--- config.mk ---
export PLATFORM = sky130hd
export DESIGN_NAME = PWM_duty_cycle
export DESIGN_NICKNAME = PWM_duty_cycle
export VERILOG_FILES = /design/flow/design.v
export SDC_FILE = /design/flow/constraint.sdc
export NUM_CORES = 4
export LEC_CHECK = 0
export CAP_MARGIN = 20
export CORE_MARGIN = 2
export CORE_UTILIZATION = 65
export MAX_ROUTING_LAYER = met4
export SLEW_MARGIN = 20
--- constraint.sdc ---
create_clock -name core_clock -period 82.7 [get_ports {clk}]
set_input_delay 16.5400 -clock core_clock [delete_from_list [all_inputs] [get_ports {clk}]]
set_output_delay 16.5400 -clock core_clock [all_outputs]
set_load 0.01 [all_outputs]
--- design.v ---
module PWM_duty_cycle (
    input clk,            
    input rst,            
    input pwm_in,         
    output reg [7:0] duty_cycle   
);
    reg [15:0] high_count, total_count;   
    reg pwm_prev;        
    reg update_flag;     
    reg first_period;    
    always @(posedge clk or posedge rst) begin
        if (rst) begin
            high_count <= 0;
            total_count <= 0;
            duty_cycle <= 0;
            pwm_prev <= 0;
            update_flag <= 0;
            first_period <= 1;   
        end else begin
            total_count <= total_count + 1;
            if (pwm_in) high_count <= high_count + 1;
            if (pwm_prev && ~pwm_in) begin
                if (!first_period && total_count > 0) begin
                    duty_cycle <= (high_count * 100) / total_count;   
                end
                first_period <= 0;   
                high_count <= 0;
                total_count <= 0;
            end
            pwm_prev <= pwm_in;   
        end
    end
endmodule
--- run.sh ---
#!/bin/bash
# the make line also repeats each setting of config.mk as NAME=value (left out here)
make -C /OpenROAD-flow-scripts/flow DESIGN_CONFIG=/design/flow/config.mk WORK_HOME=/design/flow/orfs CLKGATE_MAP_FILE= finish
==> results of run 1 <==
## metrics by stage
step                setup WS (ns)  instances
floorplan                   -6.11       5606
global placement           -0.781       7619
detailed placement          -4.17       7619
CTS                         -1.61       7851
## repair_timing
action / CTS
gates resized: 197
setup buffers: 221
pin swaps: 178
cloned: 4
endpoints found under the setup margin: 2
## layer usage
metal	GRT usage, %	overflow
met3	85.4	134
met5	-	-
met4	103	536
met1	92.4	174
met2	112	1603
==> results.cfg, run 1 <==
; generated from flow reports
[status]
status = did not finish
lastStage = global routing (5_1_grt)
error = [ERROR GRT-0232] Routing congestion too high. Check the congestion heatmap in the GUI.

[die]
die_h_um = 252
io_pins = 11
core_um2 = 60600
rows = 90
fp_util_pct = 66.1
die_w_um = 252
die_area_um2 = 63600

[synth]
compound_area_share_pct = 32.5
yosys.area.top_type = ha_1
synth.top_cells.by_count = 594 x nor2_1, 573 x a21oi_1, 448 x ha_1
edf_count = 0
yosys_warnings = 1
flop_cell = dfrtp_1
post-synth-top-count-cell = nor2_1
topCellsByArea = ha_1 14%, a21oi_1 7.2%, xnor2_1 6.9%
top_area_share_pct = 14.0
async_flop_share_pct = 100
synth-adder-area-share_pct = 14.6
yosys_area_um2 = 40000
ys_ff = 42
netlist_instances = 5606
fp_nets = 6069
ys_cells = 5606
synth.cellmix.simpleShare_pct = 29.0
xor_share_pct = 11.4
avgSynthCellArea_um2 = 7.14
yosysUniqueCellTypes = 192
synth_area_um2 = 40000
ys_seq_share_pct = 2.63
synthTopLogicFamily = AND-OR/OR-AND gates
mux_share_pct = 4.75

[placed_design]
placedInstanceArea_um2 = 51500
dp_hpwl_um = 126000
numPortBuffers = 10
globalplace.congestion = 1.12

[clocking]
cts_buffer_depth = 2
cts.sinks = 42
cts_hold_buffers = 0
numCtsBuffers = 5
root_buffer = clkbuf_16
h-tree-depth = 2

[global_route]
grtUsageTotal_pct = 97.8
overflow = 2447
==> inputs of run 2 (changes only) <==
ABC_AREA = 0   (was unset)
CAP_MARGIN = 10   (was 20)
CELL_PAD_IN_SITES_DETAIL_PLACEMENT = 1   (was unset)
CELL_PAD_IN_SITES_GLOBAL_PLACEMENT = 2   (was unset)
CORE_ASPECT_RATIO = 1.34   (was unset)
CORE_UTILIZATION = 59   (was 65)
GPL_ROUTABILITY_DRIVEN = 0   (was unset)
MAX_ROUTING_LAYER = unset   (was met4)
PLACE_DENSITY_LB_ADDON = 0.03   (was unset)
SETUP_SLACK_MARGIN = 4.11   (was unset)
SLEW_MARGIN = 25   (was 20)
clock period = 94.4 ns   (was 82.7 ns; I/O delays follow)
==> results.cfg, run 2 <==
; generated from flow reports
[synth]
flop_cell = dfrtp_1
post-synth-top-count-cell = nor2_1
yosys_warnings = 1
synth-adder-area-share_pct = 14.6
mux_share_pct = 4.75
yosys.area.top_type = ha_1
netlist_instances = 5606
async_flop_share_pct = 100
xor_share_pct = 11.4
synth_area_um2 = 40000
compound_area_share_pct = 32.5
edf_count = 0
yosys_area_um2 = 40000
yosysUniqueCellTypes = 192
fp_nets = 6069
ys_seq_share_pct = 2.63
ys_cells = 5606
ys_ff = 42
synth.top_cells.by_count = 594 x nor2_1, 573 x a21oi_1, 448 x ha_1
synthTopLogicFamily = AND-OR/OR-AND gates
topCellsByArea = ha_1 14%, a21oi_1 7.2%, xnor2_1 6.9%
avgSynthCellArea_um2 = 7.14
synth.cellmix.simpleShare_pct = 29.0
top_area_share_pct = 14.0

[status]
lastStage = global placement without I/O (3_1_place_gp_skip_io)
error = [ERROR FLW-0024] Place density exceeds 1.0 (current PLACE_DENSITY_LB_ADDON =  0.03). Please check if the value of  PLACE_DENSITY_LB_ADDON is between 0 and 0.99.
status = did not finish

[die]
core_um2 = 67200
rows = 110
die_h_um = 306
fp_util_pct = 59.6
die_w_um = 229
die_area_um2 = 70000
==> inputs of run 3 (changes only) <==
ABC_AREA = unset   (was 0)
CAP_MARGIN = 20   (was 10)
CELL_PAD_IN_SITES_DETAIL_PLACEMENT = unset   (was 1)
CELL_PAD_IN_SITES_GLOBAL_PLACEMENT = unset   (was 2)
CORE_ASPECT_RATIO = unset   (was 1.34)
CORE_UTILIZATION = 71   (was 59)
CTS_CLUSTER_DIAMETER = 346   (was unset)
MAX_ROUTING_LAYER = met4   (was unset)
PLACE_DENSITY_LB_ADDON = unset   (was 0.03)
SETUP_SLACK_MARGIN = unset   (was 4.11)
SLEW_MARGIN = 20   (was 25)
clock period = 85.0 ns   (was 94.4 ns; I/O delays follow)
==> results.cfg, run 3 <==
; yosys + openroad results
[timing]
relSlewSlack_pct = -71.1
worst_pin_slew_ns = 2.54
min_period_ns = 92.18
finalMaxSlewViolations = 9
hold_viol = 0
setup_slack_ns = -7.18
timing.fmax_ghz = 0.0108
skew_ns = 0.0132
post-route-period-util_pct = 108
setup_viol = 3
grt_setup_unrepaired = true
fin_setup_tns_ns = -13.18

[worst_setup_path]
path_buffers = 46
r2r_end = duty_cycle[0]
r2r_cells = 520
critPathMaxStageDelay_ns = 1.99
crit_arrival_ns = 92.35
rrSetupSlack_ns = -7.18
cpLargestDelayFamily = AND-OR/OR-AND gates
cp.depth = 520
crit_path_end_kind = flop
endpoint = duty_cycle[0]
worst_path_max_delay_cell = o31ai_1
cp_common_cell = a21o_1
critPathLaunchType = flop
reg2reg_from = high_count[4]
criticalPathCategory = reg -> reg
critPathLaunch = high_count[4]
required_ns = 85.18
path_max_fanout = 35

[synth]
synth.top_cells.by_count = 594 x nor2_1, 573 x a21oi_1, 448 x ha_1
top_area_share_pct = 14.0
synthTopLogicFamily = AND-OR/OR-AND gates
netlist_instances = 5606
edf_count = 0
fp_nets = 6069
yosysUniqueCellTypes = 192
xor_share_pct = 11.4
topCellsByArea = ha_1 14%, a21oi_1 7.2%, xnor2_1 6.9%
synth-adder-area-share_pct = 14.6
ys_seq_share_pct = 2.63
yosys.area.top_type = ha_1
ys_ff = 42
yosys_area_um2 = 40000
compound_area_share_pct = 32.5
ys_cells = 5606
yosys_warnings = 1
synth.cellmix.simpleShare_pct = 29.0
synth_area_um2 = 40000
flop_cell = dfrtp_1
avgSynthCellArea_um2 = 7.14
post-synth-top-count-cell = nor2_1
async_flop_share_pct = 100
mux_share_pct = 4.75

[drt]
wl_um = 178000
drc = 0
wl_met3_um = 27400
wire_per_inst_um = 25.6
routed-via-count = 53000
m1WireLength_um = 57200
drt-pass1-iter-count = 22
drt_iter0_drc = 8110
vias_per_cell = 7.58
highest_layer = met4
ant_nets = 0
met2_length_um = 73300

[placed_design]
dp_hpwl_um = 113000
numPortBuffers = 10

[job]
maxCapViolations = 2
warnings = 39

[global_route]
grtUsageTotal_pct = 53.2
grt_pass1_vias = 46400
grt_antenna_before_repair = 19
grt_max_degree = 43
overflow = 0
grt_pass1_wl_um = 242000

[clocking]
cts_hold_buffers = 0
cts.sinks = 42
numCtsBuffers = 5
cts_tree = yes
root_buffer = clkbuf_16
h-tree-depth = 2
cts_buffer_depth = 2
worstSkewPairLatency_ns = 0.31
clkTransAtPathRegs_ns = 0.08

[die]
core_um2 = 56100
die_w_um = 241
rows = 87
die_area_um2 = 58300
die_h_um = 241
io_pins = 11
fp_util_pct = 71.4

[cells_and_area]
finish.net_count = 6662
area_growth_pct = 23.3

[status]
status = complete, but fails checks
check-failures = capacitance limit, slew limit, setup timing

[hold_path]
min_path_type = reg -> reg
hold_start = first_period
whs_path_depth = 1
min_to = first_period
run 3: area by class of cell:
class / count / area, µm²
Antenna cell: 29 / 72.6
Clock buffer: 5 / 125
Clock inverter: 3 / 68.8
Fill cell: 3003 / 6680
Inverter: 206 / 793
Multi-Input combinational cell: 5190 / 40400
Sequential cell: 42 / 1050
Tap cell: 756 / 946
Timing Repair Buffer: 754 / 5890
run 3: stage by stage:
stage	area (µm²)	worst slack [ns]	instances	util [%]	hold WS, ns
floorplan	41600	-3.81	5606	-	0.473
global placement	44600	-1.20	6694	79.6	0.481
detailed placement	44600	-3.69	6694	79.6	0.481
CTS	46200	-0.220	6800	82.5	0.517
global route	49400	-11.79	6982	88.1	0.517
finish	49400	-7.18	6985	88.1	0.507
run 3: repair_timing:
| action | in CTS | in global routing |
|---|---|---|
| endpoints found under the setup margin | 2 | 3 |
| cloned | 6 | 4 |
| resized | 140 | 368 |
| setup buffers | 92 | 151 |
| pin swaps | 113 | 362 |
run 3: per-layer routing:
metal	track usage (%)	vias up
met2	81.1	4749
met1	56.9	23700
li1	-	22300
met3	18.1	2242
met4	40.8	0
met5	-	-
==> inputs of run 4 (changes only) <==
ABC_AREA = 1   (was unset)
CORE_UTILIZATION = 72   (was 71)
CTS_CLUSTER_DIAMETER = unset   (was 346)
GPL_ROUTABILITY_DRIVEN = unset   (was 0)
MAX_ROUTING_LAYER = unset   (was met4)
clock period = 113.0 ns   (was 85.0 ns; I/O delays follow)
==> results.cfg, run 4 <==
; yosys + openroad results
[worst_setup_path]
critPathLaunch = high_count[2]
worst_path_max_delay_cell = a21oi_2
cp.depth = 475
cp_common_cell = nand2_1
path_buffers = 71
r2r_end = duty_cycle[0]
cpLargestDelayFamily = simple AND/OR/NAND/NOR gates
reg2reg_from = high_count[2]
r2r_cells = 475
crit_path_end_kind = flop
critPathMaxStageDelay_ns = 0.82
path_max_fanout = 46
endpoint = duty_cycle[0]
crit_arrival_ns = 85.14
criticalPathCategory = reg -> reg
rrSetupSlack_ns = 28.10
required_ns = 113.24
critPathLaunchType = flop

[drt]
antenna_cells = 0
drc = 0
ant_nets = 0
vias_per_cell = 6.09
routed-via-count = 47700
drt_iter0_drc = 5023
wl_um = 137000
wire_per_inst_um = 17.5
drt-pass1-iter-count = 6

[cells_and_area]
fin_area_um2 = 42500
finish.net_count = 7522
fin_util_pct = 73.3
area_growth_pct = 0.364

[timing]
finalMaxSlewViolations = 0
skew_ns = 0.0188
min_period_ns = 84.90
post-route-period-util_pct = 75.1
setup_viol = 0
hold_viol = 0
relSlewSlack_pct = 31.6
setup_slack_ns = 28.10
fin_setup_tns_ns = 0
worst_pin_slew_ns = 1.03
grt_setup_unrepaired = false
timing.fmax_ghz = 0.0118

[synth]
edf_count = 0
netlist_instances = 7125
synth.cellmix.simpleShare_pct = 46.4
ys_cells = 7125
ys_ff = 42
yosys_area_um2 = 42300
compound_area_share_pct = 16.2
avgSynthCellArea_um2 = 5.94
flop_cell = dfrtp_1
xor_share_pct = 9.01
mux_share_pct = 0.0503
yosys.area.top_type = nand2_1
synth.top_cells.by_count = 1655 x nand2_1, 870 x inv_1, 588 x nor2_1
post-synth-top-count-cell = nand2_1
ys_seq_share_pct = 2.49
fp_nets = 7588
yosys_warnings = 1
yosysUniqueCellTypes = 87
topCellsByArea = nand2_1 15%, ha_1 13%, inv_1 7.7%
async_flop_share_pct = 100
synthTopLogicFamily = simple AND/OR/NAND/NOR gates
synth-adder-area-share_pct = 13.8
top_area_share_pct = 14.7
synth_area_um2 = 42300

[clocking]
post_cts_resize_count = 0
clkTransAtPathRegs_ns = 0.08
cts_post_setup_buffers_inserted = 0
cts_hold_buffers = 0
cts.sinks = 42
worstSkewPairLatency_ns = 0.31
cts_tree = yes
h-tree-depth = 2
numCtsBuffers = 5
root_buffer = clkbuf_16
cts_buffer_depth = 2

[hold_path]
min_path_type = reg -> reg
whs_path_depth = 2
hold_start = first_period
min_to = first_period

[global_route]
grt_pass1_wl_um = 217000
grtUsageTotal_pct = 43.4
grt_antenna_before_repair = 1
grt_pass1_vias = 42900
grt_max_degree = 47
overflow = 0

[placed_design]
dp_hpwl_um = 109000
globalplace.congestion = 1.04
placedInstanceArea_um2 = 42300
numPortBuffers = 10
dp_worst_setup_slack_ns = 30.39

[die]
die_area_um2 = 60700
io_pins = 11
fp_util_pct = 73.1
rows = 88
core_um2 = 57900
die_w_um = 246
die_h_um = 246

[job]
warnings = 36
maxCapViolations = 0

[status]
status = no timing/DRC/antenna violations
==> run 4: final cells by class <==
cell class	count	area (µm²)
inverter	988	3770
timing repair buffer	43	348
clock buffer	6	129
sequential	42	1050
clock inverter	2	37.5
multi-input combinational	5979	36200
fill	5392	15400
tap	765	957
==> run 4: layer usage <==
| metal | vias to the layer above | wire length [µm] | track usage, % |
|---|---|---|---|
| met5 | - | 7 | 0 |
| met4 | 2 | 7780 | 21.0 |
| met3 | 490 | 15100 | 7.17 |
| met2 | 2355 | 58000 | 69.1 |
| met1 | 21400 | 56100 | 56.8 |
| li1 | 23400 | - | - |
==> run 4: metrics by stage <==
stage	hold WS [ns]	std cells
floorplan	0.424	7125
global placement	0.433	7817
detailed placement	0.432	7817
CTS	0.443	7825
global route	0.458	7825
finish	0.444	7825
==> inputs of run 5 (changes only) <==
CORE_UTILIZATION = 70   (was 72)
CTS_CLUSTER_DIAMETER = 351   (was unset)
CTS_CLUSTER_SIZE = 74   (was unset)
HOLD_SLACK_MARGIN = -0.1   (was unset)
MAX_ROUTING_LAYER = met4   (was unset)
clock period = 89.9 ns   (was 113.0 ns; I/O delays follow)
==> results.cfg, run 5 <==
; yosys + openroad results
[synth]
ys_ff = 42
topCellsByArea = nand2_1 15%, ha_1 13%, inv_1 7.7%
post-synth-top-count-cell = nand2_1
synthTopLogicFamily = simple AND/OR/NAND/NOR gates
netlist_instances = 7125
synth.top_cells.by_count = 1655 x nand2_1, 870 x inv_1, 588 x nor2_1
edf_count = 0
compound_area_share_pct = 16.2
flop_cell = dfrtp_1
mux_share_pct = 0.0503
yosysUniqueCellTypes = 87
synth-adder-area-share_pct = 13.8
synth.cellmix.simpleShare_pct = 46.4
ys_cells = 7125
avgSynthCellArea_um2 = 5.94
xor_share_pct = 9.01
ys_seq_share_pct = 2.49
async_flop_share_pct = 100
top_area_share_pct = 14.7
synth_area_um2 = 42300
fp_nets = 7588
yosys.area.top_type = nand2_1
yosys_area_um2 = 42300
yosys_warnings = 1

[timing]
worst_pin_slew_ns = 0.992
grt_setup_unrepaired = false
skew_ns = 0.0121
fin_setup_tns_ns = 0
post-route-period-util_pct = 90.1
timing.fmax_ghz = 0.0123
hold_viol = 0
min_period_ns = 80.99
relSlewSlack_pct = 33.7
setup_viol = 0
finalMaxSlewViolations = 0

[worst_setup_path]
critPathLaunch = high_count[2]
r2r_cells = 484
cpLargestDelayFamily = simple AND/OR/NAND/NOR gates
reg2reg_from = high_count[2]
rrSetupSlack_ns = 8.91
critPathLaunchType = flop
endpoint = duty_cycle[0]
cp_common_cell = nand2_1
cp.depth = 484
critPathMaxStageDelay_ns = 0.54
required_ns = 90.13
worst_path_max_delay_cell = dfrtp_1
crit_arrival_ns = 81.22
criticalPathCategory = reg -> reg
r2r_end = duty_cycle[0]
path_buffers = 79
crit_path_end_kind = flop
path_max_fanout = 46

[global_route]
grt_antenna_before_repair = 1
grtUsageTotal_pct = 44.0
overflow = 0
grt_pass1_vias = 43400
grt_max_degree = 47
grt_pass1_wl_um = 220000

[cells_and_area]
comb_area_um2 = 36300
finish.net_count = 7531
area_growth_pct = 0.769
final_cell_count_no_fill = 7851
fillers = 5650
final-seq-area_um2 = 1050

[die]
fp_util_pct = 70.5
die_h_um = 250
core_um2 = 60000
die_w_um = 250
io_pins = 11
rows = 90
die_area_um2 = 62400

[clocking]
numCtsBuffers = 5
cts.sinks = 42
cts_buffer_depth = 2
h-tree-depth = 2
root_buffer = clkbuf_16
cts_hold_buffers = 0
cts_tree = yes
clkTransAtPathRegs_ns = 0.07
worstSkewPairLatency_ns = 0.31

[job]
maxCapViolations = 0
warnings = 36

[hold_path]
min_to = first_period
hold_start = first_period
min_path_type = reg -> reg
whs_path_depth = 2

[placed_design]
dpl.cell_count = 7832
numPortBuffers = 10
globalplace.congestion = 1.04
dp_hpwl_um = 110000

[drt]
vias_per_cell = 6.08
wl_um = 139000
drt-pass1-iter-count = 8
ant_nets = 0
drc = 0
antenna_cells = 0
wire_per_inst_um = 17.8
routed-via-count = 47800
drt_iter0_drc = 5378

[status]
status = no timing/DRC/antenna violations
run 5: final cells by class:
class                           count  share of cell area, %
Clock inverter                      3                  0.114
Sequential cell                    42                   2.47
Tap cell                          782                   2.29
Timing Repair Buffer               47                  0.904
Multi-Input combinational cell   5983                   85.0
Inverter                          988                   8.89
Clock buffer                        5                  0.293
Timing Repair inverter              1                 0.0117
run 5: metrics by stage:
| step | setup WS (ns) | cell area (µm²) | hold slack, ns | util, % |
|---|---|---|---|---|
| floorplan | 20.34 | 42300 | 0.424 | - |
| global placement | 10.08 | 42300 | 0.430 | 70.5 |
| detailed placement | 7.18 | 42300 | 0.443 | 70.5 |
| CTS | 6.91 | 42500 | 0.453 | 70.8 |
| global route | 0.0856 | 42600 | 0.473 | 71.1 |
| finish | 8.91 | 42600 | 0.456 | 71.1 |
run 5: layer usage:
| metal | global-route usage (%) | up-vias | wire [µm] |
|---|---|---|---|
| li1 | - | 23500 | - |
| met2 | 68.7 | 2369 | 59900 |
| met4 | 21.0 | 0 | 8230 |
| met5 | - | - | 0 |
| met3 | 5.25 | 508 | 13500 |
| met1 | 56.4 | 21400 | 57900 |
run 5: what timing repair did:
action                     CTS  global route
gates resized                0            20
setup buffers                0             5
setup endpoints to repair    0             2
==> inputs of run 6 (changes only) <==
CAP_MARGIN = 40   (was 20)
CORE_UTILIZATION = 71   (was 70)
CTS_CLUSTER_DIAMETER = 342   (was 351)
CTS_CLUSTER_SIZE = 34   (was 74)
HOLD_SLACK_MARGIN = 0.29   (was -0.1)
PLACE_DENSITY = 0.63   (was unset)
clock period = 61.4 ns   (was 89.9 ns; I/O delays follow)
==> results.cfg, run 6 <==
; generated from flow reports
[die]
fp_util_pct = 71.7
rows = 89
die_w_um = 248
core_um2 = 59000
io_pins = 11
die_h_um = 248
die_area_um2 = 61600

[synth]
netlist_instances = 7125
mux_share_pct = 0.0503
ys_seq_share_pct = 2.49
edf_count = 0
topCellsByArea = nand2_1 15%, ha_1 13%, inv_1 7.7%
synth-adder-area-share_pct = 13.8
yosys_warnings = 1
ys_ff = 42
xor_share_pct = 9.01
async_flop_share_pct = 100
flop_cell = dfrtp_1
post-synth-top-count-cell = nand2_1
avgSynthCellArea_um2 = 5.94
top_area_share_pct = 14.7
synthTopLogicFamily = simple AND/OR/NAND/NOR gates
yosys.area.top_type = nand2_1
ys_cells = 7125
synth_area_um2 = 42300
yosys_area_um2 = 42300
synth.cellmix.simpleShare_pct = 46.4
yosysUniqueCellTypes = 87
compound_area_share_pct = 16.2
fp_nets = 7588
synth.top_cells.by_count = 1655 x nand2_1, 870 x inv_1, 588 x nor2_1

[placed_design]
dp_hpwl_um = 113000
globalplace.congestion = 1.09
numPortBuffers = 10
dpl.cell_count = 8265

[status]
status = did not finish
error = [ERROR GRT-0232] Routing congestion too high. Check the congestion heatmap in the GUI.
lastStage = global routing (5_1_grt)

[clocking]
cts_buffer_depth = 2
numCtsBuffers = 5
h-tree-depth = 2
cts.sinks = 42
root_buffer = clkbuf_16

[global_route]
overflow = 642
grtUsageTotal_pct = 87.3
-- run 6: stage by stage --
step	cell area (µm²)	setup WS [ns]	util [%]
after CTS	48200	0.0106	81.6
after detailed placement	46400	-2.93	78.5
after global placement	46300	-1.14	78.5
after floorplan	43100	-2.04	-
-- run 6: layer usage --
layer  GRT usage (%)  overflow
met3            75.1        37
met1            85.0        46
met5               -         -
met4            87.9       157
met2            99.3       402
-- run 6: timing repair --
action                                  in CTS
pin swaps                                  132
gates cloned                                14
endpoints found under the setup margin       2
setup buffers                               99
hold buffers                                 0
gates resized                              212
hold endpoints to repair                     0
==> inputs of run 7 (changes only) <==
ABC_AREA = unset   (was 1)
CAP_MARGIN = 20   (was 40)
CORE_UTILIZATION = 15   (was 71)
CTS_CLUSTER_DIAMETER = 239   (was 342)
CTS_CLUSTER_SIZE = unset   (was 34)
GPL_ROUTABILITY_DRIVEN = 1   (was unset)
GPL_TIMING_DRIVEN = 0   (was unset)
HOLD_SLACK_MARGIN = -0.06   (was 0.29)
MAX_ROUTING_LAYER = unset   (was met4)
PLACE_DENSITY = unset   (was 0.63)
PLACE_DENSITY_LB_ADDON = 0.19   (was unset)
SETUP_SLACK_MARGIN = -2.0   (was unset)
clock period = 108.0 ns   (was 61.4 ns; I/O delays follow)
==> results.cfg, run 7 <==
; yosys + openroad results
[synth]
ys_ff = 42
yosys.area.top_type = ha_1
ys_seq_share_pct = 2.63
avgSynthCellArea_um2 = 7.14
topCellsByArea = ha_1 14%, a21oi_1 7.2%, xnor2_1 6.9%
netlist_instances = 5606
synth-adder-area-share_pct = 14.6
synthTopLogicFamily = AND-OR/OR-AND gates
post-synth-top-count-cell = nor2_1
top_area_share_pct = 14.0
yosysUniqueCellTypes = 192
synth.cellmix.simpleShare_pct = 29.0
fp_nets = 6069
flop_cell = dfrtp_1
xor_share_pct = 11.4
synth_area_um2 = 40000
edf_count = 0
compound_area_share_pct = 32.5
yosys_area_um2 = 40000
ys_cells = 5606
synth.top_cells.by_count = 594 x nor2_1, 573 x a21oi_1, 448 x ha_1
mux_share_pct = 4.75
async_flop_share_pct = 100
yosys_warnings = 1

[clocking]
cts_hold_buffers = 0
cts_tree = yes
cts_buffer_depth = 2
cts.sinks = 42
numCtsBuffers = 5
root_buffer = clkbuf_16
h-tree-depth = 2
clkTransAtPathRegs_ns = 0.10
worstSkewPairLatency_ns = 0.34

[worst_setup_path]
r2r_end = duty_cycle[0]
critPathLaunchType = flop
worst_path_max_delay_cell = or4b_4
r2r_cells = 589
rrSetupSlack_ns = 5.29
path_max_fanout = 19
crit_arrival_ns = 102.90
cp.depth = 589
cpLargestDelayFamily = AND-OR/OR-AND gates
critPathLaunch = high_count[9]
criticalPathCategory = reg -> reg
endpoint = duty_cycle[0]
critPathMaxStageDelay_ns = 0.55
path_buffers = 95
cp_common_cell = a21o_1
required_ns = 108.19
reg2reg_from = high_count[9]
crit_path_end_kind = flop

[drt]
drt-pass1-iter-count = 5
routed-via-count = 43300
wire_per_inst_um = 18.8
drc = 0
wl_um = 175000
drt_iter0_drc = 2921
vias_per_cell = 4.65
ant_nets = 0

[placed_design]
globalplace.congestion = 0.838
dp_hpwl_um = 142000
dp_worst_setup_slack_ns = -21.26
numPortBuffers = 10
dpl.cell_count = 9168
placedInstanceArea_um2 = 45000

[global_route]
grt_antenna_before_repair = 4
grt_max_degree = 35
overflow = 0
grtUsageTotal_pct = 12.3
grt_pass1_vias = 41800
grt_pass1_wl_um = 263000

[cells_and_area]
fin_util_pct = 18.1
fin_area_um2 = 47900
finish.net_count = 6242
final_cell_count_no_fill = 9315
area_growth_pct = 19.6

[timing]
hold_viol = 0
finalMaxSlewViolations = 0
setup_slack_ns = 5.29
setup_viol = 0
relSlewSlack_pct = 29.1
timing.hold.ws_ns = 0.510
worst_pin_slew_ns = 1.06
min_period_ns = 102.71
skew_ns = 0.0257
post-route-period-util_pct = 95.1
timing.fmax_ghz = 0.00974
fin_setup_tns_ns = 0

[hold_path]
min_to = first_period
hold_start = first_period
min_path_type = reg -> reg
whs_path_depth = 1

[die]
io_pins = 11
fp_util_pct = 15.1
core_um2 = 265000
rows = 189
die_area_um2 = 271000
die_w_um = 521
die_h_um = 521

[status]
status = no timing/DRC/antenna violations

[job]
maxCapViolations = 0
warnings = 34
## run 7: final cells by class
cell class | instances | area [µm²]
fillers | 30200 | 217000
multi-input cells | 5187 | 38400
well taps | 3533 | 4420
repair buffers | 185 | 1670
plain buffers | 152 | 1360
flip-flops and latches | 42 | 1060
inverters | 206 | 823
clock buffers | 5 | 125
clock inverters | 3 | 18.8
diodes | 2 | 5.00
## run 7: repair_timing
action                                  4_1_cts  5_1_grt
cloned                                        0        5
setup buffers                                71       84
pin swaps                                    36       61
endpoints found under the setup margin        5        3
resized                                     236      201
## run 7: routing by layer
| layer | GRT usage (%) | routed length, µm | part of all wire (%) |
|---|---|---|---|
| met2 | 20.6 | 79300 | 45 |
| met5 | 0 | 27 | 0.015 |
| met1 | 17.8 | 88200 | 50 |
| met3 | 0.625 | 4860 | 2.8 |
| met4 | 1.43 | 2670 | 1.5 |
==> inputs of run 8 (changes only) <==
ABC_AREA = 1   (was unset)
CORE_ASPECT_RATIO = 0.5   (was unset)
CORE_UTILIZATION = 65   (was 15)
CTS_CLUSTER_DIAMETER = 363   (was 239)
CTS_CLUSTER_SIZE = 98   (was unset)
GPL_ROUTABILITY_DRIVEN = unset   (was 1)
GPL_TIMING_DRIVEN = unset   (was 0)
HOLD_SLACK_MARGIN = unset   (was -0.06)
PLACE_DENSITY_LB_ADDON = unset   (was 0.19)
SETUP_SLACK_MARGIN = unset   (was -2.0)
clock period = 52.9 ns   (was 108.0 ns; I/O delays follow)
==> results.cfg, run 8 <==
; generated from flow reports
[status]
status = did not finish
lastStage = detailed placement (3_5_place_dp)
error = [ERROR DPL-0033] detailed placement checks failed during check placement.

[synth]
flop_cell = dfrtp_1
synth.cellmix.simpleShare_pct = 46.4
synth.top_cells.by_count = 1655 x nand2_1, 870 x inv_1, 588 x nor2_1
top_area_share_pct = 14.7
ys_ff = 42
compound_area_share_pct = 16.2
async_flop_share_pct = 100
synth_area_um2 = 42300
synth-adder-area-share_pct = 13.8
fp_nets = 7588
yosys.area.top_type = nand2_1
topCellsByArea = nand2_1 15%, ha_1 13%, inv_1 7.7%
avgSynthCellArea_um2 = 5.94
ys_seq_share_pct = 2.49
yosysUniqueCellTypes = 87
yosys_warnings = 1
edf_count = 0
post-synth-top-count-cell = nand2_1
yosys_area_um2 = 42300
xor_share_pct = 9.01
netlist_instances = 7125
ys_cells = 7125
mux_share_pct = 0.0503
synthTopLogicFamily = simple AND/OR/NAND/NOR gates

[die]
core_um2 = 64700
die_h_um = 184
rows = 66
fp_util_pct = 65.4
die_area_um2 = 67300
die_w_um = 365
io_pins = 11

[placed_design]
globalplace.congestion = 1.09
numPortBuffers = 10
-- run 8: through the flow --
step	instance area, µm²
after floorplan	43400
after global placement	62500
==> inputs of run 9 (changes only) <==
ABC_AREA = unset   (was 1)
CORE_ASPECT_RATIO = unset   (was 0.5)
CORE_UTILIZATION = 72   (was 65)
CTS_CLUSTER_DIAMETER = 351   (was 363)
CTS_CLUSTER_SIZE = 33   (was 98)
GPL_ROUTABILITY_DRIVEN = 0   (was unset)
HOLD_SLACK_MARGIN = -0.1   (was unset)
MAX_ROUTING_LAYER = met4   (was unset)
clock period = 84.0 ns   (was 52.9 ns; I/O delays follow)
==> results.cfg, run 9 <==
; generated from flow reports
[synth]
mux_share_pct = 4.75
post-synth-top-count-cell = nor2_1
synthTopLogicFamily = AND-OR/OR-AND gates
fp_nets = 6069
synth.top_cells.by_count = 594 x nor2_1, 573 x a21oi_1, 448 x ha_1
yosys_warnings = 1
flop_cell = dfrtp_1
yosys.area.top_type = ha_1
avgSynthCellArea_um2 = 7.14
yosys_area_um2 = 40000
top_area_share_pct = 14.0
ys_cells = 5606
edf_count = 0
ys_seq_share_pct = 2.63
async_flop_share_pct = 100
ys_ff = 42
synth_area_um2 = 40000
yosysUniqueCellTypes = 192
compound_area_share_pct = 32.5
xor_share_pct = 11.4
synth-adder-area-share_pct = 14.6
topCellsByArea = ha_1 14%, a21oi_1 7.2%, xnor2_1 6.9%
synth.cellmix.simpleShare_pct = 29.0
netlist_instances = 5606

[die]
die_area_um2 = 57500
io_pins = 11
fp_util_pct = 72.7
die_h_um = 240
rows = 86
core_um2 = 55100
die_w_um = 240

[clocking]
cts.sinks = 42
cts_hold_buffers = 0
root_buffer = clkbuf_16
h-tree-depth = 2
cts_buffer_depth = 2
numCtsBuffers = 5

[placed_design]
dp_hpwl_um = 114000
dpl.cell_count = 6714
numPortBuffers = 10
dp_worst_setup_slack_ns = -3.49

[global_route]
grtUsageTotal_pct = 94.2
overflow = 1364

[status]
lastStage = global routing (5_1_grt)
status = did not finish
error = [ERROR GRT-0232] Routing congestion too high. Check the congestion heatmap in the GUI.
==> run 9: what timing repair did <==
item / in CTS
endpoints found under the hold margin: 0
setup endpoints to repair: 2
gates cloned: 6
setup buffers: 285
resized: 233
pin swaps: 239
==> run 9: metrics by stage <==
step	cell area (µm²)	setup TNS [ns]
2_1_floorplan	41600	-7.75
3_3_place_gp	44800	-0.718
3_5_place_dp	44800	-4.97
4_1_cts	48300	-0.172
==> run 9: layer usage <==
metal,overflow,GRT usage [%]
met1,96,90.2
met2,941,106
met3,44,82.6
met4,283,97.4
met5,-,-
==> inputs of run 10 (changes only) <==
ABC_AREA = 0   (was unset)
CAP_MARGIN = 0   (was 20)
CORE_ASPECT_RATIO = 1.15   (was unset)
CORE_MARGIN = 4   (was 2)
CORE_UTILIZATION = 62   (was 72)
CTS_CLUSTER_DIAMETER = unset   (was 351)
CTS_CLUSTER_SIZE = unset   (was 33)
GPL_ROUTABILITY_DRIVEN = unset   (was 0)
GPL_TIMING_DRIVEN = 1   (was unset)
HOLD_SLACK_MARGIN = -0.06   (was -0.1)
MAX_ROUTING_LAYER = unset   (was met4)
PLACE_DENSITY_LB_ADDON = 0.29   (was unset)
SETUP_SLACK_MARGIN = 5.0   (was unset)
TNS_END_PERCENT = 30   (was unset)
clock period = 59.6 ns   (was 84.0 ns; I/O delays follow)
==> results.cfg, run 10 <==
; generated from flow reports
[status]
status = did not finish
lastStage = global routing (5_1_grt)
error = [ERROR GRT-0116] Global routing finished with congestion. Check the congestion regions in the DRC Viewer.

[die]
fp_util_pct = 62.9
die_area_um2 = 68700
die_w_um = 245
core_um2 = 63700
die_h_um = 281
io_pins = 11
rows = 99

[global_route]
overflow = 11900
grtUsageTotal_pct = 117

[synth]
async_flop_share_pct = 100
compound_area_share_pct = 32.5
synth-adder-area-share_pct = 14.6
synth.cellmix.simpleShare_pct = 29.0
top_area_share_pct = 14.0
netlist_instances = 5606
synth_area_um2 = 40000
fp_nets = 6069
edf_count = 0
synth.top_cells.by_count = 594 x nor2_1, 573 x a21oi_1, 448 x ha_1
synthTopLogicFamily = AND-OR/OR-AND gates
topCellsByArea = ha_1 14%, a21oi_1 7.2%, xnor2_1 6.9%
post-synth-top-count-cell = nor2_1
yosysUniqueCellTypes = 192
yosys_area_um2 = 40000
yosys.area.top_type = ha_1
ys_seq_share_pct = 2.63
flop_cell = dfrtp_1
ys_ff = 42
mux_share_pct = 4.75
ys_cells = 5606
xor_share_pct = 11.4
yosys_warnings = 1
avgSynthCellArea_um2 = 7.14

[clocking]
numCtsBuffers = 5
root_buffer = clkbuf_16
cts.sinks = 42
cts_buffer_depth = 2
h-tree-depth = 2

[placed_design]
dp_hpwl_um = 189000
globalplace.congestion = 1.15
numPortBuffers = 10
[run 10: layer usage]
metal,global-route usage [%],overflow
met5,77.0,51
met4,123,1775
met3,87.7,283
met2,167,9498
met1,94.9,337
[run 10: metrics by stage]
stage	hold WS (ns)	instances	cell area (µm²)	setup WS [ns]	util (%)
floorplan	0.473	5606	41600	-29.21	-
global placement	0.479	8677	58900	-23.00	92.6
detailed placement	0.497	8677	58900	-33.38	92.6
CTS	0.518	8896	62200	-31.51	97.8
[run 10: timing repair]
item	in CTS
setup endpoints to repair	8
hold buffers	0
setup buffers	207
pin swaps	236
gates cloned	4
resized	335
